Setup of run 1:
==> flow/design.v <==
`timescale 1ns / 1ps
module gain_core #(
    parameter integer DWIDTH = 16,  
    parameter integer GWIDTH = 16,  
    parameter integer FBITS  = 12   
)(
    input  wire                     clk,
    input  wire                     rst_n,      
    input  wire                     ce,         
    input  wire                     en,         
    input  wire signed [DWIDTH-1:0] data_i,     
    input  wire signed [GWIDTH-1:0] data_gain,  
    output reg  signed [DWIDTH-1:0] data_o      
);
    wire signed [DWIDTH+GWIDTH-1:0] mult_raw;
    wire signed [DWIDTH+GWIDTH-1:0] mult_rounded;
    wire signed [DWIDTH+GWIDTH-1-FBITS:0] mult_scaled;
    localparam signed [DWIDTH-1:0] MAX_VAL = {1'b0, {(DWIDTH-1){1'b1}}};  
    localparam signed [DWIDTH-1:0] MIN_VAL = {1'b1, {(DWIDTH-1){1'b0}}};  
    assign mult_raw = data_i * data_gain;
    assign mult_rounded = mult_raw + (1 << (FBITS-1));
    assign mult_scaled = mult_rounded >>> FBITS;
    always @(posedge clk) begin
        if (!rst_n) begin
            data_o <= 0;
        end else if (ce) begin
            if (!en) begin
                data_o <= data_i;
            end else begin
                if (mult_scaled > MAX_VAL) begin
                    data_o <= MAX_VAL;
                end else if (mult_scaled < MIN_VAL) begin
                    data_o <= MIN_VAL;
                end else begin
                    data_o <= mult_scaled[DWIDTH-1:0];
                end
            end
        end
    end
endmodule
`timescale 1ns / 1ps
module axis_gain_wrapper #(
    parameter integer C_S_AXI_DATA_WIDTH = 32,
    parameter integer C_S_AXI_ADDR_WIDTH = 4,
    parameter integer AUDIO_WIDTH        = 16,
    parameter integer GAIN_FBITS         = 12
)(
    input  wire aclk,
    input  wire aresetn,
    input  wire [31:0] s_axis_tdata,
    input  wire        s_axis_tlast,
    input  wire        s_axis_tvalid,
    output wire        s_axis_tready,
    output wire [31:0] m_axis_tdata,
    output wire        m_axis_tlast,
    output wire        m_axis_tvalid,
    input  wire        m_axis_tready,
    input  wire [C_S_AXI_ADDR_WIDTH-1:0] s_axi_awaddr,
    input  wire                          s_axi_awvalid,
    output reg                           s_axi_awready,
    input  wire [C_S_AXI_DATA_WIDTH-1:0] s_axi_wdata,
    input  wire [3:0]                    s_axi_wstrb,
    input  wire                          s_axi_wvalid,
    output reg                           s_axi_wready,
    output reg  [1:0]                    s_axi_bresp,
    output reg                           s_axi_bvalid,
    input  wire                          s_axi_bready,
    input  wire [C_S_AXI_ADDR_WIDTH-1:0] s_axi_araddr,
    input  wire                          s_axi_arvalid,
    output reg                           s_axi_arready,
    output reg  [C_S_AXI_DATA_WIDTH-1:0] s_axi_rdata,
    output reg  [1:0]                    s_axi_rresp,
    output reg                           s_axi_rvalid,
    input  wire                          s_axi_rready
);
    reg [31:0] reg_control;
    reg [31:0] reg_gain_l;
    reg [31:0] reg_gain_r;
    wire [1:0] addr_w = s_axi_awaddr[3:2];
    wire [1:0] addr_r = s_axi_araddr[3:2];
    always @(posedge aclk) begin
        if (!aresetn) begin
            s_axi_awready <= 1'b0;
            s_axi_wready  <= 1'b0;
            s_axi_bvalid  <= 1'b0;
            s_axi_bresp   <= 2'b00;
            reg_control <= 32'b0;
            reg_gain_l  <= 32'h0000_1000;  
            reg_gain_r  <= 32'h0000_1000;
        end else begin
            if (!s_axi_awready && s_axi_awvalid && s_axi_wvalid) begin
                s_axi_awready <= 1'b1;
                s_axi_wready  <= 1'b1;
                case (addr_w)
                    2'h0: reg_control <= s_axi_wdata;
                    2'h1: reg_gain_l  <= s_axi_wdata;
                    2'h2: reg_gain_r  <= s_axi_wdata;
                    default: ;
                endcase
            end else begin
                s_axi_awready <= 1'b0;
                s_axi_wready  <= 1'b0;
            end
            if (s_axi_awready && !s_axi_bvalid) begin
                s_axi_bvalid <= 1'b1;
                s_axi_bresp  <= 2'b00;
            end else if (s_axi_bready) begin
                s_axi_bvalid <= 1'b0;
            end
        end
    end
    always @(posedge aclk) begin
        if (!aresetn) begin
            s_axi_arready <= 1'b0;
            s_axi_rvalid  <= 1'b0;
            s_axi_rdata   <= 32'b0;
            s_axi_rresp   <= 2'b00;
        end else begin
            if (!s_axi_arready && s_axi_arvalid) begin
                s_axi_arready <= 1'b1;
                s_axi_rvalid  <= 1'b1;
                case (addr_r)
                    2'h0: s_axi_rdata <= reg_control;
                    2'h1: s_axi_rdata <= reg_gain_l;
                    2'h2: s_axi_rdata <= reg_gain_r;
                    default: s_axi_rdata <= 32'b0;
                endcase
            end else begin
                s_axi_arready <= 1'b0;
                if (s_axi_rvalid && s_axi_rready)
                    s_axi_rvalid <= 1'b0;
            end
        end
    end
    reg valid_d;
    reg last_d;
    wire stream_ready = m_axis_tready || !valid_d;
    assign s_axis_tready = stream_ready;
    assign m_axis_tvalid = valid_d;
    assign m_axis_tlast  = last_d;
    wire core_ce     = stream_ready;
    wire gain_enable = reg_control[0];
    gain_core #(
        .DWIDTH(AUDIO_WIDTH),
        .GWIDTH(16),
        .FBITS (GAIN_FBITS)
    ) u_gain_l (
        .clk       (aclk),
        .rst_n     (aresetn),
        .ce        (core_ce),
        .en        (gain_enable),
        .data_i    (s_axis_tdata[15:0]),
        .data_gain (reg_gain_l[15:0]),
        .data_o    (m_axis_tdata[15:0])
    );
    gain_core #(
        .DWIDTH(AUDIO_WIDTH),
        .GWIDTH(16),
        .FBITS (GAIN_FBITS)
    ) u_gain_r (
        .clk       (aclk),
        .rst_n     (aresetn),
        .ce        (core_ce),
        .en        (gain_enable),
        .data_i    (s_axis_tdata[31:16]),
        .data_gain (reg_gain_r[15:0]),
        .data_o    (m_axis_tdata[31:16])
    );
    always @(posedge aclk) begin
        if (!aresetn) begin
            valid_d <= 1'b0;
            last_d  <= 1'b0;
        end else if (stream_ready) begin
            valid_d <= s_axis_tvalid;
            last_d  <= s_axis_tlast;
        end
    end
endmodule
Settings: LEC_CHECK=0, CAP_MARGIN=30, CORE_MARGIN=2, CORE_UTILIZATION=72, CTS_CLUSTER_DIAMETER=167, CTS_CLUSTER_SIZE=44, PLACE_DENSITY_LB_ADDON=0.05, SETUP_SLACK_MARGIN=2.58, SLEW_MARGIN=20, TNS_END_PERCENT=95; clock period 8.77 ns.
run.sh (not shown) runs the stock make flow with config.mk's settings and CLKGATE_MAP_FILE=.
Every stage of the flow completed for run 1, and the final layout passed the timing, design-rule and antenna checks.
Inputs modified between run 1 and run 2:
- setting ABC_AREA to 1 for the first time
- changing CTS_CLUSTER_DIAMETER from 167 to 319
- changing CAP_MARGIN from 30 to 0
- changing TNS_END_PERCENT from 95 to 5
- changing PLACE_DENSITY_LB_ADDON from 0.05 to 0.06
- changing CTS_CLUSTER_SIZE from 44 to 72
- setting CORE_ASPECT_RATIO to 1.76 for the first time
- setting HOLD_SLACK_MARGIN to 0.29 for the first time
--- outcome ---
Looking at die area, run 2 sits 6.1% above run 1.
On adder-cell area share of the yosys netlist: between run 1 and run 2, it ends up higher for run 1.
When run 2 is set beside run 1, its clock share of power turns out to be 6.4 points smaller.
Run 1 -> run 2: sequential cell area delta 0, exact match
Diff run 2..run 1 | final setup violation count | unchanged
Re stage delay of the slowest cell on the critical path: run 1 and run 2 aren't equal, and the lower value belongs to run 1.
Compared with run 1, run 2 shows x dimension of the die that has gone down by more than 10%.
There was hardly any difference in critical path required time between run 1 and run 2.
Modified inputs, run 3 compared to run 2
- a deleted CORE_ASPECT_RATIO that had been 1.76
- a change of TNS_END_PERCENT from 5 to 95
- a change of CAP_MARGIN from 0 to 30
- a change of CTS_CLUSTER_DIAMETER from 319 to 167
- a change of SETUP_SLACK_MARGIN from 2.58 to -0.73
- a change of CTS_CLUSTER_SIZE from 72 to 14
- a change of CORE_UTILIZATION from 72 to 70
- a deleted ABC_AREA that had been 1
- a deleted HOLD_SLACK_MARGIN that had been 0.29
- a change of PLACE_DENSITY_LB_ADDON from 0.06 to 0.05
--- outcome ---
- In run 3, the final cell count came out 801 below the value in run 2.
- Looking at sequential cell area share across run 2 and run 3, the one that comes out lower is run 2.
- When run 3 is set beside run 2, its global-route usage turns out to be 8.4 points smaller.
- On logic share of the area: between run 2 and run 3, it ends up lower for run 2.
- The total power in run 2 is 1.5 times that in run 3.
- Met1 routing resource usage after global routing: run 2 and run 3 compared, higher one is run 3
- Run 2 has higher logic depth of the worst setup path including buffers than run 3.
- For the wire length of the first global-routing pass, run 3 came in 20% lower than run 2 did.
The following lists how run 4 was set up differently from run 3:
- a change of CORE_UTILIZATION from 70 to 52
- a deleted TNS_END_PERCENT that had been 95
- a deleted SETUP_SLACK_MARGIN that had been -0.73
- a change of CTS_CLUSTER_SIZE from 14 to 97
- a deleted CTS_CLUSTER_DIAMETER that had been 167
- a deleted PLACE_DENSITY_LB_ADDON that had been 0.05
- a change of CAP_MARGIN from 30 to 20
- a change of the clock period (ns, I/O delays scaled along) from 8.77 to 9.4
Notes after the runs:
Run 3 has a lower placeable core region than run 4.
Taking run 3 as the reference, in run 4 maximum number of pins on one net before global-route repair went down 8, maximum vdd ir drop went down 0.025 mV.
Between run 3 and run 4, the flow reports cell depth of the worst setup path increasing by a few percent.
The instance area after placement of run 3 and that of run 4 are within noise of each other.
Run 4 has more setup slack than run 3.
The cell area on run 4 is in line with that on run 3.
Reported for run 3 and run 4, count of clock-net buffers in the final layout turned out identical to the last digit.
Inputs modified between run 4 and run 5:
- swapping 52 for 57 in CORE_UTILIZATION
- clearing CTS_CLUSTER_SIZE, which used to be 97
- swapping 9.4 for 4.34 in the clock period (ns, I/O delays scaled along)
==> comparison <==
Switching fraction of total power in run 5 is 1.1 points below run 4. Compared with run 4, run 5 shows a lower width of the die. Across run 4 and run 5, a clean result was obtained everywhere but in run 5. Comparing run 4 and run 5, routed wire length is higher on run 5. Run 5 vs run 4: met1 wire length down in run 5. Of the two candidates, run 4 has the better worst path setup slack after routing and run 5 the worse one. Diff run 4 -> run 5 | sequential share of layout area | decrease of 1.4 points.
Power is estimated from default activity; no workload was simulated.
